[design/flow/run.sh]
#!/bin/bash
# the make line also repeats each setting of config.mk as NAME=value (left out here)
make -C /OpenROAD-flow-scripts/flow DESIGN_CONFIG=/design/flow/config.mk WORK_HOME=/design/flow/orfs CLKGATE_MAP_FILE= finish
[design/flow/config.mk]
export PLATFORM = sky130hd
export DESIGN_NAME = breakout
export DESIGN_NICKNAME = breakout
export VERILOG_FILES = /design/flow/design.v
export SDC_FILE = /design/flow/constraint.sdc
export NUM_CORES = 4
export LEC_CHECK = 0
export CAP_MARGIN = 20
export CELL_PAD_IN_SITES_DETAIL_PLACEMENT = 0
export CORE_ASPECT_RATIO = 1.53
export CORE_MARGIN = 2
export CORE_UTILIZATION = 45
export CTS_CLUSTER_DIAMETER = 20
export GPL_TIMING_DRIVEN = 1
export MAX_ROUTING_LAYER = met4
export PLACE_DENSITY_LB_ADDON = 0.11
export SETUP_SLACK_MARGIN = 1.78
export SLEW_MARGIN = 20
export TNS_END_PERCENT = 15
[design/flow/constraint.sdc]
create_clock -name core_clock -period 14.9 [get_ports {clk}]
set_input_delay 2.9800 -clock core_clock [delete_from_list [all_inputs] [get_ports {clk}]]
set_output_delay 2.9800 -clock core_clock [all_outputs]
set_load 0.01 [all_outputs]
[design/flow/design.v]
module signal_generator(input clk25,
       input rst,
       output hsyncOut,
       output vsyncOut,
       output [9:0] xposOut,
       output [9:0] yposOut);
reg
[9:0] xpos;
reg
[9:0] ypos;
wire
endline = (xpos == 799);
always
@(posedge clk25) begin
 if (rst || endline)
   xpos <= 0;
 else
   xpos <= xpos + 1;
end
always
@(posedge clk25) begin
 if (rst)
  ypos <= 0;
 else if (endline) begin
  if (ypos == 520)
   ypos <= 0;
  else
   ypos <= ypos + 1; 
 end
end
reg
hsync, vsync;
always
@(posedge clk25) begin
 if (rst) begin
 hsync <= 1'b1;
 vsync <= 1'b1;
 end else begin
 hsync <= ~(xpos > 664 && xpos
<= 759);   
 vsync <= ~(ypos == 490 || ypos ==
491);    
 end
end
assign
hsyncOut = hsync;
assign
vsyncOut = vsync;
assign
xposOut = xpos;
assign
yposOut = ypos;
endmodule
module game(input clk25,
    input rst,
    input [9:0] xpos,
    input [9:0] ypos,
    input rota,
    input rotb,
    input de,
    output red,
    output green,
    output blue);
reg [8:0] paddlePosition;
reg [27:0] counter;
always @(posedge clk25)
begin
 if (rst) begin
  counter <= 0;
  paddlePosition <= 160;
 end
 else begin
  counter <= counter + 1;
  if (counter == 250_000)
    begin
      counter <= 0;
if(rota || rotb)
begin
 if(rota) begin
  if(paddlePosition < 520)         
   paddlePosition <= paddlePosition + 3 ; 
 end
 else if(rotb) begin
  if(paddlePosition >= 0)         
   paddlePosition <= paddlePosition - 3;  
 end
end
end
 end
end
reg [9:0] ballX;
reg [8:0] ballY;
reg ballXpos, ballYpos;
reg Xbounce, Ybounce;
wire endOfFrame = (xpos == 0 && ypos == 480);
integer b; 
always @(posedge clk25) begin
 if (rst) begin
  ballX <= 0;
  ballY <= 0;
 end
 else if (endOfFrame) begin  
  if (ballX == 0 && ballY == 0) begin   
  ballX <= 25;
  ballY <= 280;  
  end
  else begin
   if (ballXpos ^ Xbounce) 
    ballX <= ballX + b;  
   else 
    ballX <= ballX - b;  
   if (ballYpos ^ Ybounce) 
    ballY <= ballY + b;   
   else
    ballY <= ballY - b;   
  end
 end 
end
reg [5:0] missTimer; 
reg brick_alive1;
reg brick_alive2;
reg brick_alive3;
reg brick_alive4;
reg brick_alive5;
reg brick_alive6;
reg brick_alive7;
reg brick_alive8;
reg brick_alive9; 
reg brick_alive10;
reg brick_alive11;
reg brick_alive12;
reg brick_alive13;
reg brick_alive14;
reg brick_alive15;
reg brick_alive16;
reg brick_alive17;
reg brick_alive18;
reg brick_alive19;
reg brick_alive20;
reg brick_alive21;
reg brick_alive22;
reg brick_alive23;
reg brick_alive24;
reg brick_alive25;
reg brick_alive26;
reg brick_alive27;
reg brick_alive28;
reg brick_alive29;
reg brick_alive30;
reg brick_alive31;
reg brick_alive32;
reg brick_alive33;
reg brick_alive34;
reg brick_alive35;
reg brick_alive36;
reg brick_alive37;
reg brick_alive38;  
reg brick_alive39;
reg brick_alive40;
reg brick_alive41;
reg brick_alive42;
reg brick_alive43;
reg brick_alive44;
reg brick_alive45; 
reg brick_alive46;
reg brick_alive47;
reg brick_alive48;
reg brick_alive49;
reg brick_alive50;
reg brick_alive51;
reg brick_alive52;
reg brick_alive53;
reg brick_alive54;
reg brick_alive55;
reg brick_alive56;
reg brick_alive57;
reg brick_alive58;
reg brick_alive59;
reg brick_alive60;
reg brick_alive61;
reg brick_alive62;
reg brick_alive63;
reg brick_alive64;
reg brick_alive65;
reg brick_alive66;
reg brick_alive67;
reg brick_alive68;
reg brick_alive69;
reg brick_alive70;
reg brick_alive71;
reg brick_alive72;
reg brick_alive73;
reg brick_alive74;
reg brick_alive75;
reg brick_alive76;
reg brick_alive77;
reg brick_alive78;
reg brick_alive79;
reg brick_alive80;
reg brick_alive81;
reg brick_alive82;
reg brick_alive83;
reg brick_alive84;
reg brick_alive85;
reg brick_alive86;
reg brick_alive87;
reg brick_alive88;
reg brick_alive89;
reg brick_alive90;
reg brick_alive91;
reg brick_alive92;
reg brick_alive93;
reg brick_alive94;
reg brick_alive95;
reg brick_alive96;
wire area = (xpos < 640 && ypos < 480);
wire top = (area && ypos <= 10);
wire bottom = (area && ypos >= 476);
wire left = (area && xpos <= 3);
wire right = (area && xpos >= 637);
wire border = (area && (left || right || top ));
wire brick1 = ((area && xpos >= 13 && xpos <=55 && ypos<=50 && ypos>=30)&& brick_alive1);
wire brick2 = ((area && xpos >= 65 && xpos <=107 && ypos<=50 && ypos>=30)&& brick_alive2);
wire brick3 = ((area && xpos >= 117 && xpos <=159 && ypos<=50 && ypos>=30)&& brick_alive3);
wire brick4 = ((area && xpos >= 169 && xpos <=211 && ypos<=50 && ypos>=30)&& brick_alive4);
wire brick5 = ((area && xpos >= 221 && xpos <=263 && ypos<=50 && ypos>=30)&& brick_alive5);
wire brick6 = ((area && xpos >= 273 && xpos <=315 && ypos<=50 && ypos>=30)&& brick_alive6);
wire brick7 = ((area && xpos >= 325 && xpos <=367 && ypos<=50 && ypos>=30)&& brick_alive7);
wire brick8 = ((area && xpos >= 377 && xpos <=419 && ypos<=50 && ypos>=30)&& brick_alive8);
wire brick9 = ((area && xpos >= 429 && xpos <=471 && ypos<=50 && ypos>=30)&& brick_alive9);
wire brick10 = ((area && xpos >= 481 && xpos <=523 && ypos<=50 && ypos>=30)&& brick_alive10);
wire brick11 = ((area && xpos >= 533 && xpos <=575 && ypos<=50 && ypos>=30)&& brick_alive11);
wire brick12 = ((area && xpos >= 585 && xpos <=627 && ypos<=50 && ypos>=30)&& brick_alive12);
wire brick13 = ((area && xpos >= 13 && xpos <=55 && ypos<=80 && ypos>=60)&& brick_alive13);
wire brick14 = ((area && xpos >= 65 && xpos <=107 && ypos<=80 && ypos>=60)&& brick_alive14);
wire brick15 = ((area && xpos >= 117 && xpos <=159 && ypos<=80 && ypos>=60)&& brick_alive15);
wire brick16 = ((area && xpos >= 169 && xpos <=211 && ypos<=80 && ypos>=60)&& brick_alive16);
wire brick17 = ((area && xpos >= 221 && xpos <=263 && ypos<=80 && ypos>=60)&& brick_alive17);
wire brick18 = ((area && xpos >= 273 && xpos <=315 && ypos<=80 && ypos>=60)&& brick_alive18);
wire brick19 = ((area && xpos >= 325 && xpos <=367 && ypos<=80 && ypos>=60)&& brick_alive19);
wire brick20 = ((area && xpos >= 377 && xpos <=419 && ypos<=80 && ypos>=60)&& brick_alive20);
wire brick21 = ((area && xpos >= 429 && xpos <=471 && ypos<=80 && ypos>=60)&& brick_alive21);
wire brick22 = ((area && xpos >= 481 && xpos <=523 && ypos<=80 && ypos>=60)&& brick_alive22);
wire brick23 = ((area && xpos >= 533 && xpos <=575 && ypos<=80 && ypos>=60)&& brick_alive23);
wire brick24 = ((area && xpos >= 585 && xpos <=627 && ypos<=80 && ypos>=60)&& brick_alive24);
wire brick25 = ((area && xpos >= 13 && xpos <=55 && ypos<=110 && ypos>=90)&& brick_alive25);
wire brick26 = ((area && xpos >= 65 && xpos <=107 && ypos<=110 && ypos>=90)&& brick_alive26);
wire brick27 = ((area && xpos >= 117 && xpos <=159 && ypos<=110 && ypos>=90)&& brick_alive27);
wire brick28 = ((area && xpos >= 169 && xpos <=211 && ypos<=110 && ypos>=90)&& brick_alive28);
wire brick29 = ((area && xpos >= 221 && xpos <=263 && ypos<=110 && ypos>=90)&& brick_alive29);
wire brick30 = ((area && xpos >= 273 && xpos <=315 && ypos<=110 && ypos>=90)&& brick_alive30);
wire brick31 = ((area && xpos >= 325 && xpos <=367 && ypos<=110 && ypos>=90)&& brick_alive31);
wire brick32 = ((area && xpos >= 377 && xpos <=419 && ypos<=110 && ypos>=90)&& brick_alive32);
wire brick33 = ((area && xpos >= 429 && xpos <=471 && ypos<=110 && ypos>=90)&& brick_alive33);
wire brick34 = ((area && xpos >= 481 && xpos <=523 && ypos<=110 && ypos>=90)&& brick_alive34);
wire brick35 = ((area && xpos >= 533 && xpos <=575 && ypos<=110 && ypos>=90)&& brick_alive35);
wire brick36 = ((area && xpos >= 585 && xpos <=627 && ypos<=110 && ypos>=90)&& brick_alive36);
wire brick37 = ((area && xpos >= 13 && xpos <=55 && ypos<=140 && ypos>=120)&& brick_alive37);
wire brick38 = ((area && xpos >= 65 && xpos <=107 && ypos<=140 && ypos>=120)&& brick_alive38);
wire brick39 = ((area && xpos >= 117 && xpos <=159 && ypos<=140 && ypos>=120)&& brick_alive39);
wire brick40 = ((area && xpos >= 169 && xpos <=211 && ypos<=140 && ypos>=120)&& brick_alive40);
wire brick41 = ((area && xpos >= 221 && xpos <=263 && ypos<=140 && ypos>=120)&& brick_alive41);
wire brick42 = ((area && xpos >= 273 && xpos <=315 && ypos<=140 && ypos>=120)&& brick_alive42);
wire brick43 = ((area && xpos >= 325 && xpos <=367 && ypos<=140 && ypos>=120)&& brick_alive43);
wire brick44 = ((area && xpos >= 377 && xpos <=419 && ypos<=140 && ypos>=120)&& brick_alive44);
wire brick45 = ((area && xpos >= 429 && xpos <=471 && ypos<=140 && ypos>=120)&& brick_alive45);
wire brick46 = ((area && xpos >= 481 && xpos <=523 && ypos<=140 && ypos>=120)&& brick_alive46);
wire brick47 = ((area && xpos >= 533 && xpos <=575 && ypos<=140 && ypos>=120)&& brick_alive47);
wire brick48 = ((area && xpos >= 585 && xpos <=627 && ypos<=140 && ypos>=120)&& brick_alive48);
wire brick49 = ((area && xpos >= 13 && xpos <=55 && ypos<=170 && ypos>=150)&& brick_alive49);
wire brick50 = ((area && xpos >= 65 && xpos <=107 && ypos<=170 && ypos>=150)&& brick_alive50);
wire brick51 = ((area && xpos >= 117 && xpos <=159 && ypos<=170 && ypos>=150)&& brick_alive51);
wire brick52 = ((area && xpos >= 169 && xpos <=211 && ypos<=170 && ypos>=150)&& brick_alive52);
wire brick53 = ((area && xpos >= 221 && xpos <=263 && ypos<=170 && ypos>=150)&& brick_alive53);
wire brick54 = ((area && xpos >= 273 && xpos <=315 && ypos<=170 && ypos>=150)&& brick_alive54);
wire brick55 = ((area && xpos >= 325 && xpos <=367 && ypos<=170 && ypos>=150)&& brick_alive55);
wire brick56 = ((area && xpos >= 377 && xpos <=419 && ypos<=170 && ypos>=150)&& brick_alive56);
wire brick57 = ((area && xpos >= 429 && xpos <=471 && ypos<=170 && ypos>=150)&& brick_alive57);
wire brick58 = ((area && xpos >= 481 && xpos <=523 && ypos<=170 && ypos>=150)&& brick_alive58);
wire brick59 = ((area && xpos >= 533 && xpos <=575 && ypos<=170 && ypos>=150)&& brick_alive59);
wire brick60 = ((area && xpos >= 585 && xpos <=627 && ypos<=170 && ypos>=150)&& brick_alive60);
wire brick61 = ((area && xpos >= 13 && xpos <=55 && ypos<=200 && ypos>=180)&& brick_alive61);
wire brick62 = ((area && xpos >= 65 && xpos <=107 && ypos<=200 && ypos>=180)&& brick_alive62);
wire brick63 = ((area && xpos >= 117 && xpos <=159 && ypos<=200 && ypos>=180)&& brick_alive63);
wire brick64 = ((area && xpos >= 169 && xpos <=211 && ypos<=200 && ypos>=180)&& brick_alive64);
wire brick65 = ((area && xpos >= 221 && xpos <=263 && ypos<=200 && ypos>=180)&& brick_alive65);
wire brick66 = ((area && xpos >= 273 && xpos <=315 && ypos<=200 && ypos>=180)&& brick_alive66);
wire brick67 = ((area && xpos >= 325 && xpos <=367 && ypos<=200 && ypos>=180)&& brick_alive67);
wire brick68 = ((area && xpos >= 377 && xpos <=419 && ypos<=200 && ypos>=180)&& brick_alive68);
wire brick69 = ((area && xpos >= 429 && xpos <=471 && ypos<=200 && ypos>=180)&& brick_alive69);
wire brick70 = ((area && xpos >= 481 && xpos <=523 && ypos<=200 && ypos>=180)&& brick_alive70);
wire brick71 = ((area && xpos >= 533 && xpos <=575 && ypos<=200 && ypos>=180)&& brick_alive71);
wire brick72 = ((area && xpos >= 585 && xpos <=627 && ypos<=200 && ypos>=180)&& brick_alive72);
wire brick73 = ((area && xpos >= 13 && xpos <=55 && ypos<=230 && ypos>=210)&& brick_alive73);
wire brick74 = ((area && xpos >= 65 && xpos <=107 && ypos<=230 && ypos>=210)&& brick_alive74);
wire brick75 = ((area && xpos >= 117 && xpos <=159 && ypos<=230 && ypos>=210)&& brick_alive75);
wire brick76 = ((area && xpos >= 169 && xpos <=211 && ypos<=230 && ypos>=210)&& brick_alive76);
wire brick77 = ((area && xpos >= 221 && xpos <=263 && ypos<=230 && ypos>=210)&& brick_alive77);
wire brick78 = ((area && xpos >= 273 && xpos <=315 && ypos<=230 && ypos>=210)&& brick_alive78);
wire brick79 = ((area && xpos >= 325 && xpos <=367 && ypos<=230 && ypos>=210)&& brick_alive79);
wire brick80 = ((area && xpos >= 377 && xpos <=419 && ypos<=230 && ypos>=210)&& brick_alive80);
wire brick81 = ((area && xpos >= 429 && xpos <=471 && ypos<=230 && ypos>=210)&& brick_alive81);
wire brick82 = ((area && xpos >= 481 && xpos <=523 && ypos<=230 && ypos>=210)&& brick_alive82);
wire brick83 = ((area && xpos >= 533 && xpos <=575 && ypos<=230 && ypos>=210)&& brick_alive83);
wire brick84 = ((area && xpos >= 585 && xpos <=627 && ypos<=230 && ypos>=210)&& brick_alive84);
wire brick85 = ((area && xpos >= 13 && xpos <=55 && ypos<=260 && ypos>=240)&& brick_alive85);
wire brick86 = ((area && xpos >= 65 && xpos <=107 && ypos<=260 && ypos>=240)&& brick_alive86);
wire brick87 = ((area && xpos >= 117 && xpos <=159 && ypos<=260 && ypos>=240)&& brick_alive87);
wire brick88 = ((area && xpos >= 169 && xpos <=211 && ypos<=260 && ypos>=240)&& brick_alive88);
wire brick89 = ((area && xpos >= 221 && xpos <=263 && ypos<=260 && ypos>=240)&& brick_alive89);
wire brick90 = ((area && xpos >= 273 && xpos <=315 && ypos<=260 && ypos>=240)&& brick_alive90);
wire brick91 = ((area && xpos >= 325 && xpos <=367 && ypos<=260 && ypos>=240)&& brick_alive91);
wire brick92 = ((area && xpos >= 377 && xpos <=419 && ypos<=260 && ypos>=240)&& brick_alive92);
wire brick93 = ((area && xpos >= 429 && xpos <=471 && ypos<=260 && ypos>=240)&& brick_alive93);
wire brick94 = ((area && xpos >= 481 && xpos <=523 && ypos<=260 && ypos>=240)&& brick_alive94);
wire brick95 = ((area && xpos >= 533 && xpos <=575 && ypos<=260 && ypos>=240)&& brick_alive95);
wire brick96 = ((area && xpos >= 585 && xpos <=627 && ypos<=260 && ypos>=240)&& brick_alive96);
integer a;
wire paddle = (xpos >= paddlePosition+4 && xpos <= paddlePosition+80+a && ypos >= 440 && ypos <= 447); 
wire ball = (xpos >= ballX && xpos <= ballX+5 && ypos >= ballY && ypos <= ballY+5); 
wire background = (area && !(border || paddle || ball));
wire missed = area && missTimer != 0;
assign red   = { missed || border || paddle || ball || brick1 || brick2 || brick3 || brick4 || brick5 || brick6 || brick7 || brick8 
                                                 || brick9 || brick10 || brick11 || brick12 || brick13 || brick14 || brick15 || brick16 
                 || brick17 || brick18 || brick19 || brick20 || brick21 || brick22 || brick23 || brick24 
                 || brick73 || brick74 || brick75 || brick76 || brick77 || brick78 || brick79 || brick80 
                 || brick81 || brick82 || brick83 || brick84 || brick85 || brick86 || brick87 || brick88 
                 || brick89 || brick90 || brick91 || brick92 || brick93 || brick94 || brick95 || brick96};
assign green = {  missed ||  border || paddle ||ball || brick25 || brick26 || brick27 || brick28 || brick29 || brick32
                 || brick33 || brick34 || brick35 || brick36 || brick37 || brick38 || brick39 || brick40 
                 || brick41 || brick42 || brick43 || brick44 || brick45 || brick46 || brick47 || brick48 
                 || brick49 || brick50 || brick51 || brick52 || brick53 || brick54 || brick55 || brick56 
                 || brick57 || brick58 || brick59 || brick60 || brick61 || brick62 || brick63 || brick64 
                 || brick65 || brick66 || brick67 || brick68 || brick69 || brick70 || brick71 || brick72 
                 || brick73 || brick74 || brick75 || brick76 || brick77 || brick78 || brick79 || brick80 
                 || brick81 || brick82 || brick83 || brick84 || brick85 || brick86 || brick87 || brick88 
                 || brick89 || brick90 || brick91 || brick92 || brick93 || brick94 || brick95 || brick96 };
assign blue  = {  missed ||  border || paddle || ball || brick25 || brick26 || brick27 || brick28 || brick29 || brick30 || brick31 || brick32 
                 || brick33 || brick34 || brick35 || brick36 || brick37 || brick38 || brick39 || brick40 
               || brick41 || brick42 || brick43 || brick44 || brick45 || brick46 || brick47 || brick48};
always @(posedge clk25) begin
 if (rst) begin
  Xbounce <= 0;
  Ybounce <= 0;
  ballXpos <= 1;
  ballYpos <= 1;
  missTimer <= 0;
a=4;
b=3;
brick_alive1=1;
brick_alive2=1;
brick_alive3=1;
brick_alive4=1;
brick_alive5=1;
brick_alive6=1;
brick_alive7=1;
brick_alive8=1;
brick_alive9=1;
brick_alive10=1;
brick_alive11=1;
brick_alive12=1;
brick_alive13=1;
brick_alive14=1;
brick_alive15=1;
brick_alive16=1;
brick_alive17=1;
brick_alive18=1;
brick_alive19=1;
brick_alive20=1;
brick_alive21=1;
brick_alive22=1;
brick_alive23=1;
brick_alive24=1;
brick_alive25=1;
brick_alive26=1;
brick_alive27=1;
brick_alive28=1;
brick_alive29=1;
brick_alive30=1;
brick_alive31=1;
brick_alive32=1;
brick_alive33=1;
brick_alive34=1;
brick_alive35=1;
brick_alive36=1;
brick_alive37=1;
brick_alive38=1;
brick_alive39=1;
brick_alive40=1;
brick_alive41=1;
brick_alive42=1;
brick_alive43=1;
brick_alive44=1;
brick_alive45=1;
brick_alive46=1;
brick_alive47=1;
brick_alive48=1;
brick_alive49=1;
brick_alive50=1;
brick_alive51=1;
brick_alive52=1;
brick_alive53=1;
brick_alive54=1;
brick_alive55=1;
brick_alive56=1;
brick_alive57=1;
brick_alive58=1;
brick_alive59=1;
brick_alive60=1;
brick_alive61=1;
brick_alive62=1;
brick_alive63=1;
brick_alive64=1;
brick_alive65=1;
brick_alive66=1;
brick_alive67=1;
brick_alive68=1;
brick_alive69=1;
brick_alive70=1;
brick_alive71=1;
brick_alive72=1;
brick_alive73=1;
brick_alive74=1;
brick_alive75=1;
brick_alive76=1;
brick_alive77=1;
brick_alive78=1;
brick_alive79=1;
brick_alive80=1;
brick_alive81=1;
brick_alive82=1;
brick_alive83=1;
brick_alive84=1;
brick_alive85=1;
brick_alive86=1;
brick_alive87=1;
brick_alive88=1;
brick_alive89=1;
brick_alive90=1;
brick_alive91=1;
brick_alive92=1;
brick_alive93=1;
brick_alive94=1;
brick_alive95=1;
brick_alive96=1;
 end
 else if (!endOfFrame) begin
  if (ball && (left || right))
   Xbounce <= 1;
  if (ball && (top || bottom || (paddle && ballYpos)))
   Ybounce <= 1;
  if (ball && bottom)
   missTimer <= 60; 
   if (de==1'b1) begin
a=4;
b=3;
brick_alive1=1;
brick_alive2=1;
brick_alive3=1;
brick_alive4=1;
brick_alive5=1;
brick_alive6=1;
brick_alive7=1;
brick_alive8=1;
brick_alive9=1; 
brick_alive10=1;
brick_alive11=1;
brick_alive12=1;
brick_alive13=1;
brick_alive14=1;
brick_alive15=1;
brick_alive16=1;
brick_alive17=1;
brick_alive18=1;
brick_alive19=1;
brick_alive20=1;
brick_alive21=1;
brick_alive22=1;
brick_alive23=1;
brick_alive24=1;
brick_alive25=1;
brick_alive26=1;
brick_alive27=1;
brick_alive28=1;
brick_alive29=1;
brick_alive30=1;
brick_alive31=1;
brick_alive32=1;
brick_alive33=1;
brick_alive34=1;
brick_alive35=1;
brick_alive36=1;
brick_alive37=1;
brick_alive38=1;  
brick_alive39=1;
brick_alive40=1;
brick_alive41=1;
brick_alive42=1;
brick_alive43=1;
brick_alive44=1;
brick_alive45=1; 
brick_alive46=1;
brick_alive47=1;
brick_alive48=1;
brick_alive49=1;
brick_alive50=1;
brick_alive51=1;
brick_alive52=1;
brick_alive53=1;
brick_alive54=1;
brick_alive55=1;
brick_alive56=1;
brick_alive57=1;
brick_alive58=1;
brick_alive59=1;
brick_alive60=1;
brick_alive61=1;
brick_alive62=1;
brick_alive63=1;
brick_alive64=1;
brick_alive65=1;
brick_alive66=1;
brick_alive67=1;
brick_alive68=1;
brick_alive69=1;
brick_alive70=1;
brick_alive71=1;
brick_alive72=1;
brick_alive73=1;
brick_alive74=1;
brick_alive75=1;
brick_alive76=1;
brick_alive77=1;
brick_alive78=1;
brick_alive79=1;
brick_alive80=1;
brick_alive81=1;
brick_alive82=1;
brick_alive83=1;
brick_alive84=1;
brick_alive85=1;
brick_alive86=1;
brick_alive87=1;
brick_alive88=1;
brick_alive89=1;
brick_alive90=1;
brick_alive91=1;
brick_alive92=1;
brick_alive93=1;
brick_alive94=1;
brick_alive95=1;
brick_alive96=1;
   end
     if (ball && (area && xpos >= 13 && xpos <=55 && ypos<=50 && ypos>=30)) 
     brick_alive1 = 0;
     if (ball && (area && xpos >= 65 && xpos <=107 && ypos<=50 && ypos>=30)) 
     brick_alive2=0;
     if (ball&& (area && xpos >= 117 && xpos <=159 && ypos<=50 && ypos>=30))
     brick_alive3=0;
     if ( ball && (area && xpos >= 169 && xpos <=211 && ypos<=50 && ypos>=30)) 
    brick_alive4=0;
     if ( ball && (area && xpos >= 221 && xpos <=263 && ypos<=50 && ypos>=30)) 
    brick_alive5=0;
     if ( ball&& (area && xpos >= 273 && xpos <=315 && ypos<=50 && ypos>=30)) 
    brick_alive6=0;
     if (ball&& (area && xpos >= 325 && xpos <=367 && ypos<=50 && ypos>=30)) begin
    brick_alive7=0;
    end
     if ( ball&& (area && xpos >= 377 && xpos <=419 && ypos<=50 && ypos>=30)) begin
    brick_alive8=0;
    end
     if ( ball&& (area && xpos >= 429 && xpos <=471 && ypos<=50 && ypos>=30)) begin
    brick_alive9=0;
    end
     if ( ball && (area && xpos >= 481 && xpos <=523 && ypos<=50 && ypos>=30)) begin
    brick_alive10=0;
    end
     if ( ball && (area && xpos >= 533 && xpos <=575 && ypos<=50 && ypos>=30)) begin
    brick_alive11=0;
    end
     if ( ball && (area && xpos >= 585 && xpos <=627 && ypos<=50 && ypos>=30)) begin
    brick_alive12=0;
    end
     if (ball && (area && xpos >= 13 && xpos <=55 && ypos<=80 && ypos>=60))begin
     brick_alive13 = 0;
    end
     if (ball && (area && xpos >= 65 && xpos <=107 && ypos<=80 && ypos>=60)) begin
     brick_alive14=0;
    end
     if (ball&& (area && xpos >= 117 && xpos <=159 && ypos<=80 && ypos>=60))begin
     brick_alive15=0;
    end
     if ( ball && (area && xpos >= 169 && xpos <=211 && ypos<=80 && ypos>=60)) begin
    brick_alive16=0;
    end
     if ( ball && (area && xpos >= 221 && xpos <=263 && ypos<=80 && ypos>=60)) begin
    brick_alive17=0;
    end
     if ( ball&& (area && xpos >= 273 && xpos <=315 && ypos<=80 && ypos>=60)) begin
    brick_alive18=0;
    end
     if (ball&& (area && xpos >= 325 && xpos <=367 && ypos<=80 && ypos>=60)) begin
    brick_alive19=0;
    end
     if ( ball&& (area && xpos >= 377 && xpos <=419 && ypos<=80 && ypos>=60)) begin
    brick_alive20=0;
    end
     if ( ball&& (area && xpos >= 429 && xpos <=471 && ypos<=80 && ypos>=60)) begin
    brick_alive21=0;
    end
     if ( ball && (area && xpos >= 481 && xpos <=523 && ypos<=80 && ypos>=60)) begin
    brick_alive22=0;
    end
     if ( ball && (area && xpos >= 533 && xpos <=575 && ypos<=80 && ypos>=60)) begin
    brick_alive23=0;
    end
     if ( ball && (area && xpos >= 585 && xpos <=627 && ypos<=80 && ypos>=60)) begin
    brick_alive24=0;
    end
     if (ball && (area && xpos >= 13 && xpos <=55 && ypos<=110 && ypos>=90)) begin
     brick_alive25 = 0;
    end
     if (ball && (area && xpos >= 65 && xpos <=107 && ypos<=110 && ypos>=90)) begin
     brick_alive26=0;
    end
     if (ball&& (area && xpos >= 117 && xpos <=159 && ypos<=110 && ypos>=90))begin
     brick_alive27=0;
    end
     if ( ball && (area && xpos >= 169 && xpos <=211 && ypos<=110 && ypos>=90)) begin
    brick_alive28=0;
    end
     if ( ball && (area && xpos >= 221 && xpos <=263 && ypos<=110 && ypos>=90)) begin
    brick_alive29=0;
    end
     if ( ball&& (area && xpos >= 273 && xpos <=315 && ypos<=110 && ypos>=90)) begin
    brick_alive30=0;
    a=40;
    end
     if (ball&& (area && xpos >= 325 && xpos <=367 && ypos<=110 && ypos>=90)) begin
    brick_alive31=0;
    b=5;
    end
     if ( ball&& (area && xpos >= 377 && xpos <=419 && ypos<=110 && ypos>=90)) begin
    brick_alive32=0;
    end
     if ( ball&& (area && xpos >= 429 && xpos <=471 && ypos<=110 && ypos>=90)) begin
    brick_alive33=0;
    end
     if ( ball && (area && xpos >= 481 && xpos <=523 && ypos<=110 && ypos>=90)) begin
    brick_alive34=0;
    end
     if ( ball && (area && xpos >= 533 && xpos <=575 && ypos<=110 && ypos>=90)) begin
    brick_alive35=0;
    end
     if ( ball && (area && xpos >= 585 && xpos <=627 && ypos<=110 && ypos>=90)) begin
    brick_alive36=0;
    end
     if (ball && (area && xpos >= 13 && xpos <=55 && ypos<=140 && ypos>=120))begin
     brick_alive37 = 0;
    end
     if (ball && (area && xpos >= 65 && xpos <=107 && ypos<=140 && ypos>=120)) begin
     brick_alive38=0;
    end
     if (ball&& (area && xpos >= 117 && xpos <=159 && ypos<=140 && ypos>=120))begin
     brick_alive39=0;
    end
     if ( ball && (area && xpos >= 169 && xpos <=211 && ypos<=140 && ypos>=120)) begin
    brick_alive40=0;
    end
     if ( ball && (area && xpos >= 221 && xpos <=263 && ypos<=140 && ypos>=120)) begin
    brick_alive41=0;
    end
     if ( ball&& (area && xpos >= 273 && xpos <=315 && ypos<=140 && ypos>=120)) begin
    brick_alive42=0;
    end
     if (ball&& (area && xpos >= 325 && xpos <=367 && ypos<=140 && ypos>=120)) begin
    brick_alive43=0;
    end
     if ( ball&& (area && xpos >= 377 && xpos <=419 && ypos<=140 && ypos>=120)) begin
    brick_alive44=0;
    end
     if ( ball&& (area && xpos >= 429 && xpos <=471 && ypos<=140 && ypos>=120)) begin
    brick_alive45=0;
    end
     if ( ball && (area && xpos >= 481 && xpos <=523 && ypos<=140 && ypos>=120)) begin
    brick_alive46=0;
    end
     if ( ball && (area && xpos >= 533 && xpos <=575 && ypos<=140 && ypos>=120)) begin
    brick_alive47=0;
    end
     if ( ball && (area && xpos >= 585 && xpos <=627 && ypos<=140 && ypos>=120)) begin
    brick_alive48=0;
    end
     if (ball && (area && xpos >= 13 && xpos <=55 && ypos<=170 && ypos>=150)) begin
     brick_alive49 = 0;
    end
     if (ball && (area && xpos >= 65 && xpos <=107 && ypos<=170 && ypos>=150)) begin
     brick_alive50=0;
    end
     if (ball&& (area && xpos >= 117 && xpos <=159 && ypos<=170 && ypos>=150))begin
     brick_alive51=0;
    end
     if ( ball && (area && xpos >= 169 && xpos <=211 && ypos<=170 && ypos>=150)) begin
    brick_alive52=0;
    end
     if ( ball && (area && xpos >= 221 && xpos <=263 && ypos<=170 && ypos>=150)) begin
    brick_alive53=0;
    end
     if ( ball&& (area && xpos >= 273 && xpos <=315 && ypos<=170 && ypos>=150)) begin
    brick_alive54=0;
    end
     if (ball&& (area && xpos >= 325 && xpos <=367 && ypos<=170 && ypos>=150)) begin
    brick_alive55=0;
    end
     if ( ball&& (area && xpos >= 377 && xpos <=419 && ypos<=170 && ypos>=150)) begin
    brick_alive56=0;
    end
     if ( ball&& (area && xpos >= 429 && xpos <=471 && ypos<=170 && ypos>=150)) begin
    brick_alive57=0;
    end
     if ( ball && (area && xpos >= 481 && xpos <=523 && ypos<=170 && ypos>=150)) begin
    brick_alive58=0;
    end
     if ( ball && (area && xpos >= 533 && xpos <=575 && ypos<=170 && ypos>=150)) begin
    brick_alive59=0;
    end
     if ( ball && (area && xpos >= 585 && xpos <=627 && ypos<=170 && ypos>=150)) begin
    brick_alive60=0;
    end
     if (ball && (area && xpos >= 13 && xpos <=55 && ypos<=200 && ypos>=180)) begin
     brick_alive61 = 0;
    end
     if (ball && (area && xpos >= 65 && xpos <=107 && ypos<=200 && ypos>=180)) begin
     brick_alive62=0;
    end
     if (ball&& (area && xpos >= 117 && xpos <=159 && ypos<=200 && ypos>=180))begin
     brick_alive63=0;
    end
     if ( ball && (area && xpos >= 169 && xpos <=211 && ypos<=200 && ypos>=180)) begin
    brick_alive64=0;
    end
     if ( ball && (area && xpos >= 221 && xpos <=263 && ypos<=200 && ypos>=180)) begin
    brick_alive65=0;
    end
     if ( ball&& (area && xpos >= 273 && xpos <=315 && ypos<=200 && ypos>=180)) begin
    brick_alive66=0;
    end
     if (ball&& (area && xpos >= 325 && xpos <=367 && ypos<=200 && ypos>=180)) begin
    brick_alive67=0;
    end
     if ( ball&& (area && xpos >= 377 && xpos <=419 && ypos<=200 && ypos>=180)) begin
    brick_alive68=0;
    end
     if ( ball&& (area && xpos >= 429 && xpos <=471 && ypos<=200 && ypos>=180)) begin
    brick_alive69=0;   
    end
     if ( ball && (area && xpos >= 481 && xpos <=523 && ypos<=200 && ypos>=180)) begin
    brick_alive70=0;
    end
     if ( ball && (area && xpos >= 533 && xpos <=575 && ypos<=200 && ypos>=180)) begin
    brick_alive71=0;
    end
     if ( ball && (area && xpos >= 585 && xpos <=627 && ypos<=200 && ypos>=180)) begin
    brick_alive72=0;
    end
     if (ball && (area && xpos >= 13 && xpos <=55 && ypos<=230 && ypos>=210)) begin
     brick_alive73 =0;
    end
     if (ball && (area && xpos >= 65 && xpos <=107 && ypos<=230 && ypos>=210)) begin
     brick_alive74=0;
    end
     if (ball&& (area && xpos >= 117 && xpos <=159 && ypos<=230 && ypos>=210))begin
     brick_alive75=0;
    end
     if ( ball && (area && xpos >= 169 && xpos <=211 && ypos<=230 && ypos>=210)) begin
    brick_alive76=0;
    end
     if ( ball && (area && xpos >= 221 && xpos <=263 && ypos<=230 && ypos>=210)) begin
    brick_alive77=0;
    end
     if ( ball&& (area && xpos >= 273 && xpos <=315 && ypos<=230 && ypos>=210)) begin
    brick_alive78=0;
    end
     if (ball&& (area && xpos >= 325 && xpos <=367 && ypos<=230 && ypos>=210)) begin
    brick_alive79=0;
    end
     if ( ball&& (area && xpos >= 377 && xpos <=419 && ypos<=230 && ypos>=210)) begin
    brick_alive80=0;
    end
     if ( ball&& (area && xpos >= 429 && xpos <=471 && ypos<=230 && ypos>=210)) begin
    brick_alive81=0;
    end
     if ( ball && (area && xpos >= 481 && xpos <=523 && ypos<=230 && ypos>=210)) begin
    brick_alive82=0;
    end
     if ( ball && (area && xpos >= 533 && xpos <=575 && ypos<=230 && ypos>=210)) begin
    brick_alive83=0;
    end
     if ( ball && (area && xpos >= 585 && xpos <=627 && ypos<=230 && ypos>=210)) begin
    brick_alive84=0;
    end
     if (ball && (area && xpos >= 13 && xpos <=55 && ypos<=260 && ypos>=240)) begin
     brick_alive85 = 0;
    end
     if (ball && (area && xpos >= 65 && xpos <=107 && ypos<=260 && ypos>=240)) begin
     brick_alive86=0;
    end
     if (ball&& (area && xpos >= 117 && xpos <=159 && ypos<=260 && ypos>=240))begin
     brick_alive87=0;
    end
     if ( ball && (area && xpos >= 169 && xpos <=211 && ypos<=260 && ypos>=240)) begin
    brick_alive88=0;
    end
     if ( ball && (area && xpos >= 221 && xpos <=263 && ypos<=260 && ypos>=240)) begin
    brick_alive89=0;
    end
     if ( ball&& (area && xpos >= 273 && xpos <=315 && ypos<=260 && ypos>=240)) begin
    brick_alive90=0;
    end
     if (ball&& (area && xpos >= 325 && xpos <=367 && ypos<=260 && ypos>=240)) begin
    brick_alive91=0;
    end
     if ( ball&& (area && xpos >= 377 && xpos <=419 && ypos<=260 && ypos>=240)) begin
    brick_alive92=0;
    end
     if ( ball&& (area && xpos >= 429 && xpos <=471 && ypos<=260 && ypos>=240)) begin
    brick_alive93=0;
    end
     if ( ball && (area && xpos >= 481 && xpos <=523 && ypos<=260 && ypos>=240)) begin
    brick_alive94=0;
    end
     if ( ball && (area && xpos >= 533 && xpos <=575 && ypos<=260 && ypos>=240)) begin
    brick_alive95=0;
    end
     if ( ball && (area && xpos >= 585 && xpos <=627 && ypos<=260 && ypos>=240)) begin
    brick_alive96=0;
    end    
 end
  else begin
  if (ballX == 0 && ballY == 0) begin 
   ballXpos <= 1;
   ballYpos <= 1;
   Xbounce <= 0;
   Ybounce <= 0;
  end 
  else begin
   if (Xbounce)
    ballXpos <= ~ballXpos;
   if (Ybounce)
    ballYpos <= ~ballYpos;   
   Xbounce <= 0;  
   Ybounce <= 0;  
   if (missTimer != 0)
    missTimer <= missTimer - 1;
  end
 end
end  
endmodule
module breakout(
    input  clk,
    input  rst,
    input  rota,
    input  rotb,
    input  de,
    output red,
    output green,
    output blue,
    output hsync,
    output vsync
    );
wire [9:0] xpos;
wire [9:0] ypos;
signal_generator signal_generator_inst(clk, rst, hsync, vsync, xpos, ypos);
game game_inst(clk, rst, xpos, ypos, ~rota, ~rotb, ~de, red, green, blue);
endmodule
==> results of run 1 <==
==> stage by stage <==
step,instance area [sq um],utilization (%),worst slack [ps],hold WS [ps]
finish,12100,49.7,7070,463
global route,12100,49.7,6690,490
CTS,12100,49.7,7070,468
detailed placement,11500,47.2,7560,449
global placement,11500,47.2,7670,443
floorplan,11100,-,8680,426
==> layout make-up <==
type                    instances  share of cell area (%)
clock inverters                15                    1.47
inverters                      57                    1.77
flip-flops and latches        186                    30.8
repair buffers                 26                    1.80
well taps                     328                    3.39
multi-input cells            1019                    57.2
clock buffers                  17                    3.52
==> per-layer routing <==
metal  GRT usage (%)  routed length (um)
met5               -                   0
met4            11.2                1190
met3            3.35                 871
met2            46.5               16700
met1            26.5               12100
==> results_slide.txt, run 1 <==
Run Summary

Setup path
  • WS Path Type: reg2out
  • R2R setup slack: 11370 ps
  • CP arrival: 4850 ps
  • WP data required: 11920 ps
  • Worst-path cell chain: ha_1 -> ha_1 -> a21oi_1 -> nor2b_1 -> o21ai_0 -> o21ai_0 -> a21oi_1 -> xor2_1 -> ha_1 -> nand4_1 -> a21oi_1 -> a21oi_1 -> o211a_1 -> nor4_1 -> nor4b_1 -> o21ai_0 -> clkdlybuf4s50_1
  • R2r endpoint: game_inst.brick_alive3
  • Buf+Inv Stages, Crit Path: 1
  • CP Max Fanout: 10
  • Worst Setup SP: game_inst.paddlePosition[4]
  • Top cell family by delay on the critical path: AND-OR/OR-AND gates
  • CP max stage delay: 530 ps
  • Critical Path Source Type: flip-flop
  • Crit path to: blue
  • CP most frequent cell: a21oi_1
  • Slowest cell on crit path: dfxtp_1
  • Worst R2R Path Depth: 14
  • Kind of end point of the critical path: output port
  • R2R Path Start: game_inst.ballX[0]
  • Crit path depth: 17

Pwr
  • Comb pwr share: 5.7%
  • VDD IR max: 0.0835 mV
  • Sequential Power: 502 uW
  • Leakage dissipation: 4.42 nW
  • Switching power: 258 uW
  • Int Pwr: 774 uW
  • Reg power frac: 48.6%
  • Clk. pwr: 471 uW
  • Top pwr grp: sequential cells
  • Clock share of power: 45.6%
  • Sw Share: 25.0%
  • Comb power: 59.3 uW
  • Pwr/cell area: 85.3 nW/um^2
  • Total Power: 1.03 mW

Timing
  • Least-Margin Pin Slew: 1090 ps
  • RSZ-0062 raised after global routing: false
  • Endpoints failing setup: 0
  • Final-report max-slew violation count: 0
  • Slew margin rel.: 26.8%
  • Period minus WS final: 7830 ps
  • Final Skew: 11.3 ps
  • Final count of hold timing violations: 0
  • Fin crit share: 52.6%
  • Total negative slack: 0 ps
  • Max Clk Rate: 128 MHz

Synthesis
  • Comb area leader: AND-OR/OR-AND gates
  • Synthesized area: 11100 sq um
  • Top-area cell share: 33.7%
  • Async S/R FF share, synth: 0%
  • Ys flops: 186
  • Syn nets: 1432
  • Complex Gates by Area: 21.5%
  • Yosys stat cell total: 1324
  • Yosys simple share: 20.9%
  • Top-count cell post-synth: dfxtp_1
  • Synth area leader: dfxtp_1
  • Post-Synthesis Cells: 1324
  • Yosys Chip Area: 11100 sq um
  • Unique cell type count in the Yosys netlist: 77
  • Synth warnings: 2
  • Seq/Total Area, Yosys: 33.7%
  • XOR Share, Synth: 7.36%
  • Synth area leaders: dfxtp_1 (34%), ha_1 (11%), nor2_1 (5.2%)
  • Post-synth top cells: dfxtp_1 (186), nor2_1 (154), a21oi_1 (112)
  • Post-synth EDFFs: 0
  • Synth Area in Adders: 11.9%
  • Predominant post-synthesis flop cell: dfxtp_1
  • Syn Area/Cell: 8.35 sq um
  • Mux share: 0.543%

CTS
  • CTS H-tree depth: 4
  • Setup bufs post-CTS: 0
  • CTS max path bufs: 2
  • Hold-fix buffers, CTS: 0
  • CTS Sinks: 186
  • Clk latency late pin: 440 ps
  • Inserted Clock Buffers: 17
  • CTS tree: done
  • CTS clock-pin slew for the worst setup and hold paths: 80 ps
  • CTS Root Buffer Type: clkbuf_16
  • Post_cts resized: 0

Global route
  • Largest net degree at the start of global routing: 95
  • Vias in the first global route: 9332
  • First-pass GRT wire length: 49200 um
  • Grt ovf: 0
  • Initial antenna violation count: 0
  • GRT Total Usage: 25.3%

Status
  • Status: no timing/DRC/antenna violations

Detailed routing
  • Drt total wl: 30800 um
  • Post-DR vias/cell: 5.83
  • Vias: 9615
  • Drt drc: 0
  • DR WL/cell: 18.7 um
  • Inserted Diodes: 0
  • Remaining antenna violation count after routing: 0
  • Drt first pass iters: 6
  • DR iter-0 viols: 734

Placement
  • Post-Place Cells: 1616
  • Routability cong.: 0.870
  • Port Buffers: 9
  • Final HPWL DP: 22900 um

Flow run
  • Max cap viols: 0
  • Stage-log warning count: 37

Floorplanning
  • Chip width: 131 um
  • FP Rows: 71
  • Core area: 24300 sq um
  • Total die area: 25900 sq um
  • IO Pins: 10
  • Die height: 198 um
  • Starting Density: 45.4%

Final layout
  • Final nets: 1415
  • Area growth from synthesis to layout: 9.30%
  • Comb gate area: 6920 sq um
  • Reg area: 3720 sq um
  • Filler cells: 2445
  • Final std cells w/o fill: 1648

Min path
  • Worst Hold Depth: 1
  • Worst Hold End: game_inst.counter[0]
  • Tightest Hold Check Type: reg2reg
  • Hold Crit Start: game_inst.counter[0]
==> run 2, diff against run 1 <==
ABC_AREA = 1   (was default)
CAP_MARGIN = 15   (was 20)
CELL_PAD_IN_SITES_DETAIL_PLACEMENT = default   (was 0)
CORE_ASPECT_RATIO = default   (was 1.53)
CORE_UTILIZATION = 72   (was 45)
CTS_CLUSTER_DIAMETER = 202   (was 20)
CTS_CLUSTER_SIZE = 70   (was default)
GPL_ROUTABILITY_DRIVEN = 0   (was default)
GPL_TIMING_DRIVEN = default   (was 1)
HOLD_SLACK_MARGIN = 0.27   (was default)
PLACE_DENSITY_LB_ADDON = 0.01   (was 0.11)
SETUP_SLACK_MARGIN = -0.4   (was 1.78)
SLEW_MARGIN = 40   (was 20)
TNS_END_PERCENT = default   (was 15)
clock period = 7.37 ns   (was 14.9 ns; I/O delays follow)
==> run 2 against run 1 <==
Net effect:
- non-clock buffer count down 8
- worst hold slack better by 8.6 ps
- final area rose by 9.4%
- routed wire length grew 5.9%
- first-iteration DRC count rose by 47%
- die area down 29%
- synthesized cell count grew 39%
- combinational power rose to 2.5 times the previous value
- largest power group unchanged
- cell count increased by 25%
- area after synthesis rose by 13%
- critical path type unchanged
==> results_slide.txt, run 2 <==
Run Summary

Synthesis
  • Syn Area/Cell: 6.77 sq um (was 8.35 sq um)
  • Top-count cell post-synth: nand2_1 (was dfxtp_1)
  • XOR Share, Synth: 4.14% (was 7.36%)
  • Post-synth top cells: nand2_1 (370), nor2_1 (299), dfxtp_1 (186) (was dfxtp_1 (186), nor2_1 (154), a21oi_1 (112))
  • Yosys Chip Area: 12500 sq um (was 11100 sq um)
  • Yosys simple share: 33.3% (was 20.9%)
  • Yosys stat cell total: 1843 (was 1324)
  • Synth warnings: 2 (unchanged)
  • Comb area leader: simple AND/OR/NAND/NOR gates (was AND-OR/OR-AND gates)
  • Mux share: 0% (was 0.543%)
  • Ys flops: 186 (unchanged)
  • Async S/R FF share, synth: 0% (unchanged)
  • Synth area leader: dfxtp_1 (unchanged)
  • Synth area leaders: dfxtp_1 (30%), nand2_1 (11%), ha_1 (9.9%) (was dfxtp_1 (34%), ha_1 (11%), nor2_1 (5.2%))
  • Post-synth EDFFs: 0 (unchanged)
  • Top-area cell share: 29.8% (was 33.7%)
  • Post-Synthesis Cells: 1843 (was 1324)
  • Synth Area in Adders: 10.6% (was 11.9%)
  • Seq/Total Area, Yosys: 29.8% (was 33.7%)
  • Predominant post-synthesis flop cell: dfxtp_1 (unchanged)
  • Synthesized area: 12500 sq um (was 11100 sq um)
  • Syn nets: 1951 (was 1432)
  • Complex Gates by Area: 13.4% (was 21.5%)
  • Unique cell type count in the Yosys netlist: 56 (was 77)

Setup path
  • Worst-path cell chain: inv_1 -> o21ai_0 -> nand3_1 -> nor3_1 -> xor2_1 -> ha_1 -> a21o_1 -> nor2_1 -> nand2_1 -> nand2_1 -> nand2_1 -> a21oi_1 -> nand3_4 -> nand3_1 -> inv_1 -> nand3_1 -> clkdlybuf4s50_1 (was ha_1 -> ha_1 -> a21oi_1 -> nor2b_1 -> o21ai_0 -> o21ai_0 -> a21oi_1 -> xor2_1 -> ha_1 -> nand4_1 -> a21oi_1 -> a21oi_1 -> o211a_1 -> nor4_1 -> nor4b_1 -> o21ai_0 -> clkdlybuf4s50_1)
  • Buf+Inv Stages, Crit Path: 3 (was 1)
  • WS Path Type: reg2out (unchanged)
  • CP Max Fanout: 8 (was 10)
  • CP max stage delay: 540 ps (was 530 ps)
  • R2R Path Start: game_inst.ballY[0] (was game_inst.ballX[0])
  • Worst Setup SP: game_inst.ballY[0] (was game_inst.paddlePosition[4])
  • R2R setup slack: 3430 ps (was 11370 ps)
  • Slowest cell on crit path: clkdlybuf4s50_1 (was dfxtp_1)
  • R2r endpoint: game_inst.brick_alive66 (was game_inst.brick_alive3)
  • Crit path depth: 17 (unchanged)
  • WP data required: 5900 ps (was 11920 ps)
  • Crit path to: red (was blue)
  • Kind of end point of the critical path: output port (unchanged)
  • Worst R2R Path Depth: 16 (was 14)
  • Top cell family by delay on the critical path: simple AND/OR/NAND/NOR gates (was AND-OR/OR-AND gates)
  • Critical Path Source Type: flip-flop (unchanged)
  • CP arrival: 4090 ps (was 4850 ps)

CTS
  • CTS H-tree depth: 4 (unchanged)
  • CTS Root Buffer Type: clkbuf_16 (unchanged)
  • CTS clock-pin slew for the worst setup and hold paths: 80 ps (about the same)
  • CTS max path bufs: 2 (unchanged)
  • Setup bufs post-CTS: 0 (unchanged)
  • Post_cts resized: 0 (unchanged)
  • Inserted Clock Buffers: 17 (unchanged)
  • Hold-fix buffers, CTS: 0 (unchanged)
  • CTS Sinks: 186 (unchanged)
  • CTS tree: done (unchanged)
  • Clk latency late pin: 450 ps (was 440 ps)

Pwr
  • Sequential Power: 1.01 mW (was 502 uW)
  • Pwr/cell area: 160 nW/um^2 (was 85.3 nW/um^2)
  • Top pwr grp: sequential cells (unchanged)
  • Int Pwr: 1.52 mW (was 774 uW)
  • Sw Share: 28.2% (was 25.0%)
  • Leakage dissipation: 5.88 nW (was 4.42 nW)
  • Clk. pwr: 950 uW (was 471 uW)
  • VDD IR max: 0.185 mV (was 0.0835 mV)
  • Reg power frac: 48.0% (was 48.6%)
  • Clock share of power: 44.9% (was 45.6%)
  • Switching power: 597 uW (was 258 uW)
  • Comb pwr share: 7.1% (was 5.7%)
  • Comb power: 150 uW (was 59.3 uW)

Global route
  • Met1 usage: 47.2% (was 26.5%)
  • Met2 global-route usage: 57.9% (was 46.5%)
  • Gr busiest metal: met2 (unchanged)
  • Vias in the first global route: 11594 (was 9332)
  • Largest net degree at the start of global routing: 80 (was 95)
  • Grt ovf: 0 (unchanged)
  • First-pass GRT wire length: 54300 um (was 49200 um)
  • GRT met3 Usage: 6.47% (was 3.35%)
  • GRT Total Usage: 37.5% (was 25.3%)
  • Initial antenna violation count: 0 (unchanged)

Timing
  • Endpoints failing setup: 0 (unchanged)
  • Fin crit share: 75.4% (was 52.6%)
  • Slew margin rel.: 44.7% (was 26.8%)
  • Final-report max-slew violation count: 0 (unchanged)
  • Max Clk Rate: 180 MHz
  • Total negative slack: 0 ps (unchanged)
  • Period minus WS final: 5560 ps
  • Least-Margin Pin Slew: 829 ps (was 1090 ps)
  • Final count of hold timing violations: 0 (unchanged)
  • RSZ-0062 raised after global routing: false (unchanged)
  • Final Skew: 14.4 ps (was 11.3 ps)

Detailed routing
  • DR WL/cell: 15.8 um (was 18.7 um)
  • Drt first pass iters: 8 (was 6)
  • Inserted Diodes: 0 (unchanged)
  • Remaining antenna violation count after routing: 0 (unchanged)
  • Drt drc: 0 (unchanged)
  • Vias: 12349 (was 9615)
  • Drt total wl: 32600 um (was 30800 um)
  • Post-DR vias/cell: 5.97 (was 5.83)
  • DR iter-0 viols: 1080 (was 734)

Floorplanning
  • Chip width: 136 um (was 131 um)
  • FP Rows: 48 (was 71)
  • Core area: 17100 sq um (was 24300 sq um)
  • IO Pins: 10 (unchanged)
  • Die height: 136 um (was 198 um)
  • Total die area: 18400 sq um (was 25900 sq um)
  • Starting Density: 72.9% (was 45.4%)

Min path
  • Worst Hold Depth: 2 (was 1)
  • Tightest Hold Check Type: reg2reg (unchanged)
  • Worst Hold End: game_inst.missTimer[0] (was game_inst.counter[0])
  • Hold Crit Start: game_inst.missTimer[0] (was game_inst.counter[0])

Placement
  • Final HPWL DP: 23300 um (was 22900 um)
  • Placement Cell Area: 12600 sq um (was 11500 sq um)
  • Port Buffers: 9 (unchanged)

Flow run
  • Stage-log warning count: 37 (unchanged)
  • Max cap viols: 0 (unchanged)

Final layout
  • Final nets: 1938 (was 1415)
  • Final Cell Area: 13200 sq um (was 12100 sq um)
  • Filler cells: 1358 (was 2445)
  • Fin util: 77.3% (was 49.7%)
  • Area growth from synthesis to layout: 6.05% (was 9.30%)

Status
  • Status: no timing/DRC/antenna violations (unchanged)
## run 2: layer usage
| metal | wire [um] | vias to the layer above |
|---|---|---|
| li1 | - | 6068 |
| met1 | 13800 | 5553 |
| met2 | 14800 | 600 |
| met3 | 2700 | 128 |
| met4 | 1350 | 0 |
| met5 | 0 | - |
## run 2: layout make-up
class                           count  area [sq um]  share of cell area (%)
Multi-Input combinational cell   1403          7680                    58.0
Sequential cell                   186          3720                    28.1
Inverter                          204           769                    5.82
Clock buffer                       17           425                    3.22
Tap cell                          225           282                    2.13
Clock inverter                     15           193                    1.46
Timing Repair Buffer               18           158                    1.19
## run 2: per-stage QoR
| step | hold slack, ps | cells | total power [mW] | setup slack (ps) |
|---|---|---|---|---|
| after floorplan | 433 | 1843 | 1.15 | 3290 |
| after detailed placement | 461 | 2036 | 1.18 | 2400 |
| after CTS | 476 | 2068 | 2.12 | 1890 |
| after global placement | 450 | 2036 | 1.18 | 2500 |
| final | 472 | 2068 | 2.11 | 1810 |
| after global routing | 497 | 2068 | 2.17 | 1480 |
==> run 3, diff against run 2 <==
ABC_AREA = 0   (was 1)
CAP_MARGIN = 20   (was 15)
CTS_CLUSTER_DIAMETER = 99   (was 202)
CTS_CLUSTER_SIZE = default   (was 70)
GPL_ROUTABILITY_DRIVEN = 1   (was 0)
GPL_TIMING_DRIVEN = 1   (was default)
HOLD_SLACK_MARGIN = 0.3   (was 0.27)
MAX_ROUTING_LAYER = default   (was met4)
PLACE_DENSITY_LB_ADDON = 0.0   (was 0.01)
SETUP_SLACK_MARGIN = 2.19   (was -0.4)
SLEW_MARGIN = 15   (was 40)
==> run 3 against run 2 <==
Net effect:
- non-clock buffer count up 16
- cell count down 27%
- worst hold slack worse by 4.1 ps
- core utilization up 3.4 points
- die area down 11%
- clock-buffer cell count unchanged
- critical path depth up 3
- routed wire length down 8.6%
- area after synthesis down 11%
- global-route usage down 0.68 points
- clock power up 2.5%
- final area down 8.0%
- largest cell class unchanged
- highest routed layer unchanged
==> results_slide.txt, run 3 <==
Run Summary

Synthesis
  • XOR Share, Synth: 7.36% (was 4.14%)
  • Synth area leader: dfxtp_1 (unchanged)
  • Seq/Total Area, Yosys: 33.7% (was 29.8%)
  • Yosys simple share: 20.9% (was 33.3%)
  • Top-count cell post-synth: dfxtp_1 (was nand2_1)
  • Async S/R FF share, synth: 0% (unchanged)
  • Post-Synthesis Cells: 1324 (was 1843)
  • Yosys stat cell total: 1324 (was 1843)
  • Mux share: 0.543% (was 0%)
  • Yosys Chip Area: 11100 sq um (was 12500 sq um)
  • Syn nets: 1432 (was 1951)
  • Synth Area in Adders: 11.9% (was 10.6%)
  • Top-area cell share: 33.7% (was 29.8%)
  • Unique cell type count in the Yosys netlist: 77 (was 56)
  • Post-synth top cells: dfxtp_1 (186), nor2_1 (154), a21oi_1 (112) (was nand2_1 (370), nor2_1 (299), dfxtp_1 (186))
  • Predominant post-synthesis flop cell: dfxtp_1 (unchanged)
  • Synthesized area: 11100 sq um (was 12500 sq um)
  • Synth area leaders: dfxtp_1 (34%), ha_1 (11%), nor2_1 (5.2%) (was dfxtp_1 (30%), nand2_1 (11%), ha_1 (9.9%))
  • Ys flops: 186 (unchanged)
  • Post-synth EDFFs: 0 (unchanged)
  • Synth warnings: 2 (unchanged)
  • Complex Gates by Area: 21.5% (was 13.4%)
  • Comb area leader: AND-OR/OR-AND gates (was simple AND/OR/NAND/NOR gates)
  • Syn Area/Cell: 8.35 sq um (was 6.77 sq um)

Setup path
  • CP most frequent cell: a21oi_1
  • R2R setup slack: 3770 ps (was 3430 ps)
  • Critical Path Source Type: flip-flop (unchanged)
  • WP data required: 5900 ps (about the same)
  • CP Max Fanout: 2 (was 8)
  • CP arrival: 3940 ps (was 4090 ps)
  • Crit path to: green (was red)
  • WS Path Type: reg2out (unchanged)
  • Buf+Inv Stages, Crit Path: 3 (unchanged)
  • Kind of end point of the critical path: output port (unchanged)
  • Slowest cell on crit path: fa_2 (was clkdlybuf4s50_1)
  • Worst-path cell chain: ha_4 -> inv_2 -> fa_2 -> nor2_4 -> a21oi_2 -> nor2b_1 -> o21ai_1 -> o21ai_1 -> a21oi_1 -> xor2_1 -> ha_1 -> nand4_1 -> a21oi_1 -> a21oi_1 -> o211a_1 -> nor4_2 -> nor4b_4 -> buf_4 -> nand4_1 -> buf_2 (was inv_1 -> o21ai_0 -> nand3_1 -> nor3_1 -> xor2_1 -> ha_1 -> a21o_1 -> nor2_1 -> nand2_1 -> nand2_1 -> nand2_1 -> a21oi_1 -> nand3_4 -> nand3_1 -> inv_1 -> nand3_1 -> clkdlybuf4s50_1)
  • R2r endpoint: game_inst.missTimer[4] (was game_inst.brick_alive66)
  • R2R Path Start: signal_generator_inst.xpos[7] (was game_inst.ballY[0])
  • Top cell family by delay on the critical path: simple AND/OR/NAND/NOR gates (unchanged)
  • Worst Setup SP: game_inst.a[2] (was game_inst.ballY[0])
  • CP max stage delay: 390 ps (was 540 ps)
  • Crit path depth: 20 (was 17)
  • Worst R2R Path Depth: 8 (was 16)

CTS
  • CTS max path bufs: 2 (unchanged)
  • Hold-fix buffers, CTS: 0 (unchanged)
  • Inserted Clock Buffers: 17 (unchanged)
  • CTS H-tree depth: 4 (unchanged)
  • CTS Sinks: 186 (unchanged)
  • CTS Root Buffer Type: clkbuf_16 (unchanged)
  • CTS clock-pin slew for the worst setup and hold paths: 80 ps (about the same)
  • Clk latency late pin: 450 ps (about the same)
  • CTS tree: done (unchanged)

Pwr
  • Sequential Power: 1.01 mW (about the same)
  • Int Pwr: 1.57 mW (was 1.52 mW)
  • Comb power: 124 uW (was 150 uW)
  • Pwr/cell area: 173 nW/um^2 (was 160 nW/um^2)
  • Clock share of power: 46.1% (was 44.9%)
  • Comb pwr share: 5.9% (was 7.1%)
  • Clk. pwr: 974 uW (was 950 uW)
  • Sw Share: 25.5% (was 28.2%)
  • Total Power: 2.11 mW (about the same)
  • Top pwr grp: sequential cells (unchanged)
  • Leakage dissipation: 4.48 nW (was 5.88 nW)
  • VDD IR max: 0.213 mV (was 0.185 mV)
  • Switching power: 539 uW (was 597 uW)
  • Reg power frac: 48.0% (about the same)

Global route
  • Grt ovf: 0 (unchanged)
  • First-pass GRT wire length: 48100 um (was 54300 um)
  • GRT Total Usage: 36.8% (was 37.5%)
  • Vias in the first global route: 9738 (was 11594)
  • Initial antenna violation count: 0 (unchanged)
  • Largest net degree at the start of global routing: 95 (was 80)

Timing
  • Endpoints failing setup: 0 (unchanged)
  • Fin crit share: 73.5% (was 75.4%)
  • Final-report max-slew violation count: 0 (unchanged)
  • Total negative slack: 0 ps (unchanged)
  • Slew margin rel.: 31.6% (was 44.7%)
  • Final count of hold timing violations: 0 (unchanged)
  • Period minus WS final: 5410 ps (was 5560 ps)
  • Final Skew: 14.3 ps (was 14.4 ps)
  • Hold Slack: 468 ps (was 472 ps)
  • RSZ-0062 raised after global routing: true (was false)
  • Max Clk Rate: 185 MHz (was 180 MHz)
  • Least-Margin Pin Slew: 1020 ps (was 829 ps)

Min path
  • Hold Crit Start: game_inst.brick_alive4 (was game_inst.missTimer[0])
  • Worst Hold End: game_inst.brick_alive4 (was game_inst.missTimer[0])
  • Tightest Hold Check Type: reg2reg (unchanged)
  • Worst Hold Depth: 1 (was 2)

Floorplanning
  • Die height: 128 um (was 136 um)
  • Total die area: 16400 sq um (was 18400 sq um)
  • FP Rows: 45 (was 48)
  • Core area: 15100 sq um (was 17100 sq um)
  • Chip width: 128 um (was 136 um)
  • IO Pins: 10 (unchanged)
  • Starting Density: 73.3% (was 72.9%)

Detailed routing
  • Post-DR vias/cell: 6.72 (was 5.97)
  • Drt drc: 0 (unchanged)
  • Inserted Diodes: 0 (unchanged)
  • Drt total wl: 29800 um (was 32600 um)
  • Remaining antenna violation count after routing: 0 (unchanged)
  • DR iter-0 viols: 1150 (was 1080)
  • Vias: 10184 (was 12349)
  • DR WL/cell: 19.7 um (was 15.8 um)
  • Drt first pass iters: 8 (unchanged)

Placement
  • Routability cong.: 0.951
  • Final HPWL DP: 20000 um (was 23300 um)
  • Port Buffers: 9 (unchanged)

Status
  • Status: no timing/DRC/antenna violations (unchanged)

Final layout
  • Final nets: 1423 (was 1938)
  • Area growth from synthesis to layout: 10.1% (was 6.05%)

Flow run
  • Stage-log warning count: 39 (was 37)
  • Max cap viols: 0 (unchanged)
[run 3: routing by layer]
metal | up-vias | GRT usage [%] | share of wire, %
met5 | - | 0 | 0
met4 | 0 | 18.2 | 4.4
met3 | 115 | 8.01 | 8.4
met2 | 477 | 59.8 | 46
met1 | 4793 | 46.3 | 41
li1 | 4799 | - | -
[run 3: final cells by class]
| class | count | area [sq um] |
|---|---|---|
| clock buffer | 17 | 425 |
| clock inverter | 15 | 205 |
| fill | 1048 | 2920 |
| inverter | 57 | 214 |
| multi-input combinational | 1019 | 7080 |
| sequential | 186 | 3750 |
| tap | 188 | 235 |
| timing repair buffer | 34 | 270 |
[run 3: repair_timing]
action | 4_1_cts | 5_1_grt
buffers inserted | 5 | 6
cloned | 0 | 0
gates resized | 47 | 14
pin swaps | 9 | 5
setup endpoints to repair | 3 | 3
[run 3: per-stage QoR]
step	utilization, %	worst slack (ps)	cells	cell area [sq um]
6_report	80.7	1960	1516	12200
5_1_grt	80.7	1740	1516	12200
4_1_cts	80.1	2010	1508	12100
3_5_place_dp	74.7	1440	1471	11300
3_3_place_gp	74.7	1570	1471	11300
2_1_floorplan	-	2660	1324	11100
==> run 4, diff against run 3 <==
CAP_MARGIN = 5   (was 20)
CORE_UTILIZATION = 71   (was 72)
CTS_CLUSTER_DIAMETER = 256   (was 99)
CTS_CLUSTER_SIZE = 54   (was default)
HOLD_SLACK_MARGIN = -0.09   (was 0.3)
MAX_ROUTING_LAYER = met4   (was default)
PLACE_DENSITY = 0.65   (was default)
PLACE_DENSITY_LB_ADDON = default   (was 0.0)
SETUP_SLACK_MARGIN = 1.17   (was 2.19)
SLEW_MARGIN = 25   (was 15)
clock period = 9.27 ns   (was 7.37 ns; I/O delays follow)
==> run 4 against run 3 <==
Net effect:
- area after synthesis stayed put
- still clean on timing, DRC and antenna
- register-to-register slack better by 1900 ps
- clock power is 19% lower
- clock skew is 2.9 ps higher
- non-clock buffer count is 9 lower
- combinational power is 23% lower
- total power is 20% lower
==> results_slide.txt, run 4 <==
Run Summary

Setup path
  • Crit path depth: 19 (was 20)
  • R2R Path Start: game_inst.paddlePosition[2] (was signal_generator_inst.xpos[7])
  • CP arrival: 5080 ps (was 3940 ps)
  • Worst-path cell chain: ha_1 -> inv_1 -> fa_1 -> nor2_1 -> a21oi_1 -> nor2b_1 -> o21ai_0 -> o21ai_0 -> a21oi_1 -> xor2_1 -> ha_1 -> nand4_1 -> a21oi_1 -> a21oi_1 -> o211a_1 -> nor4_1 -> nor4b_1 -> o21ai_0 -> clkdlybuf4s50_1 (was ha_4 -> inv_2 -> fa_2 -> nor2_4 -> a21oi_2 -> nor2b_1 -> o21ai_1 -> o21ai_1 -> a21oi_1 -> xor2_1 -> ha_1 -> nand4_1 -> a21oi_1 -> a21oi_1 -> o211a_1 -> nor4_2 -> nor4b_4 -> buf_4 -> nand4_1 -> buf_2)
  • Slowest cell on crit path: nor4b_1 (was fa_2)
  • CP most frequent cell: a21oi_1 (unchanged)
  • Buf+Inv Stages, Crit Path: 2 (was 3)
  • WP data required: 7420 ps (was 5900 ps)
  • WS Path Type: reg2out (unchanged)
  • R2R setup slack: 5700 ps (was 3770 ps)

CTS
  • Hold-fix buffers, CTS: 0 (unchanged)
  • CTS Root Buffer Type: clkbuf_16 (unchanged)
  • Clk latency late pin: 440 ps (was 450 ps)
  • CTS H-tree depth: 4 (unchanged)
  • CTS max path bufs: 2 (unchanged)
  • Setup bufs post-CTS: 0 (was 5)
  • CTS tree: done (unchanged)

Placement
  • Port Buffers: 9 (unchanged)
  • Routability cong.: 0.922 (was 0.951)
  • Final HPWL DP: 19600 um (was 20000 um)

Floorplanning
  • Chip width: 129 um (was 128 um)
  • IO Pins: 10 (unchanged)
  • FP Rows: 45 (unchanged)

Detailed routing
  • Drt total wl: 28400 um (was 29800 um)
  • Post-DR vias/cell: 6.61 (was 6.72)
  • DR WL/cell: 18.9 um (was 19.7 um)
  • Drt first pass iters: 6 (was 8)

Synthesis
  • Synth area leaders: dfxtp_1 (34%), ha_1 (11%), nor2_1 (5.2%) (unchanged)
  • Comb area leader: AND-OR/OR-AND gates (unchanged)
  • Top-area cell share: 33.7% (unchanged)
  • XOR Share, Synth: 7.36% (unchanged)
  • Async S/R FF share, synth: 0% (unchanged)
  • Synthesized area: 11100 sq um (unchanged)
  • Syn Area/Cell: 8.35 sq um (unchanged)
  • Post-synth EDFFs: 0 (unchanged)
  • Unique cell type count in the Yosys netlist: 77 (unchanged)
  • Seq/Total Area, Yosys: 33.7% (unchanged)
  • Synth Area in Adders: 11.9% (unchanged)
  • Yosys simple share: 20.9% (unchanged)
  • Synth warnings: 2 (unchanged)
  • Syn nets: 1432 (unchanged)
  • Post-Synthesis Cells: 1324 (unchanged)

Pwr
  • Leakage dissipation: 4.44 nW (was 4.48 nW)
  • Reg power frac: 47.7% (was 48.0%)
  • Comb pwr share: 5.7% (was 5.9%)
  • Clk. pwr: 788 uW (was 974 uW)
  • Int Pwr: 1.25 mW (was 1.57 mW)
  • Comb power: 95.7 uW (was 124 uW)
  • Sequential Power: 807 uW (was 1.01 mW)
  • Sw Share: 25.8% (was 25.5%)
  • Clock share of power: 46.6% (was 46.1%)
  • VDD IR max: 0.153 mV (was 0.213 mV)

Timing
  • Hold Slack: 473 ps (was 468 ps)
  • Least-Margin Pin Slew: 1000 ps (was 1020 ps)
  • Fin crit share: 74.8% (was 73.5%)
  • Total negative slack: 0 ps (unchanged)
  • Max Clk Rate: 144 MHz
  • Final setup margin: 2340 ps (was 1960 ps)
  • Slew margin rel.: 32.9% (was 31.6%)
  • Final Skew: 17.2 ps (was 14.3 ps)
  • Endpoints failing setup: 0 (unchanged)
  • Final count of hold timing violations: 0 (unchanged)
  • Final-report max-slew violation count: 0 (unchanged)

Min path
  • Hold Crit Start: game_inst.brick_alive10 (was game_inst.brick_alive4)
  • Tightest Hold Check Type: reg2reg (unchanged)

Flow run
  • Stage-log warning count: 39 (unchanged)

Global route
  • Grt ovf: 0 (unchanged)
  • First-pass GRT wire length: 45900 um (was 48100 um)
  • Vias in the first global route: 9275 (was 9738)

Final layout
  • Filler cells: 1075 (was 1048)

Status
  • Status: no timing/DRC/antenna violations (unchanged)
-- run 4: final cells by class --
class / instances / area, sq um / share of cell area [%]
Clock buffer: 17 / 425 / 3.55
Clock inverter: 15 / 226 / 1.89
Inverter: 57 / 214 / 1.79
Multi-Input combinational cell: 1019 / 6940 / 58.0
Sequential cell: 186 / 3720 / 31.1
Tap cell: 188 / 235 / 1.96
Timing Repair Buffer: 25 / 210 / 1.76
-- run 4: layer usage --
metal / wire length [um] / vias up / track usage, %
met5: 0 / - / -
met4: 832 / 0 / 12.7
met3: 1860 / 69 / 6.07
met2: 13300 / 336 / 57.5
met1: 12500 / 4780 / 44.9
li1: - / 4775 / -
-- run 4: per-stage QoR --
| stage | area, sq um | util [%] | power [mW] | instances |
|---|---|---|---|---|
| after floorplan | 11100 | - | 0.893 | 1324 |
| final | 12000 | 78.8 | 1.69 | 1507 |
| after global placement | 11300 | 74.4 | 0.916 | 1475 |
| after global routing | 12000 | 78.8 | 1.73 | 1507 |
| after CTS | 12000 | 78.7 | 1.69 | 1507 |
| after detailed placement | 11300 | 74.4 | 0.918 | 1475 |
No activity file was given, so power comes from the tool's default toggle rates.
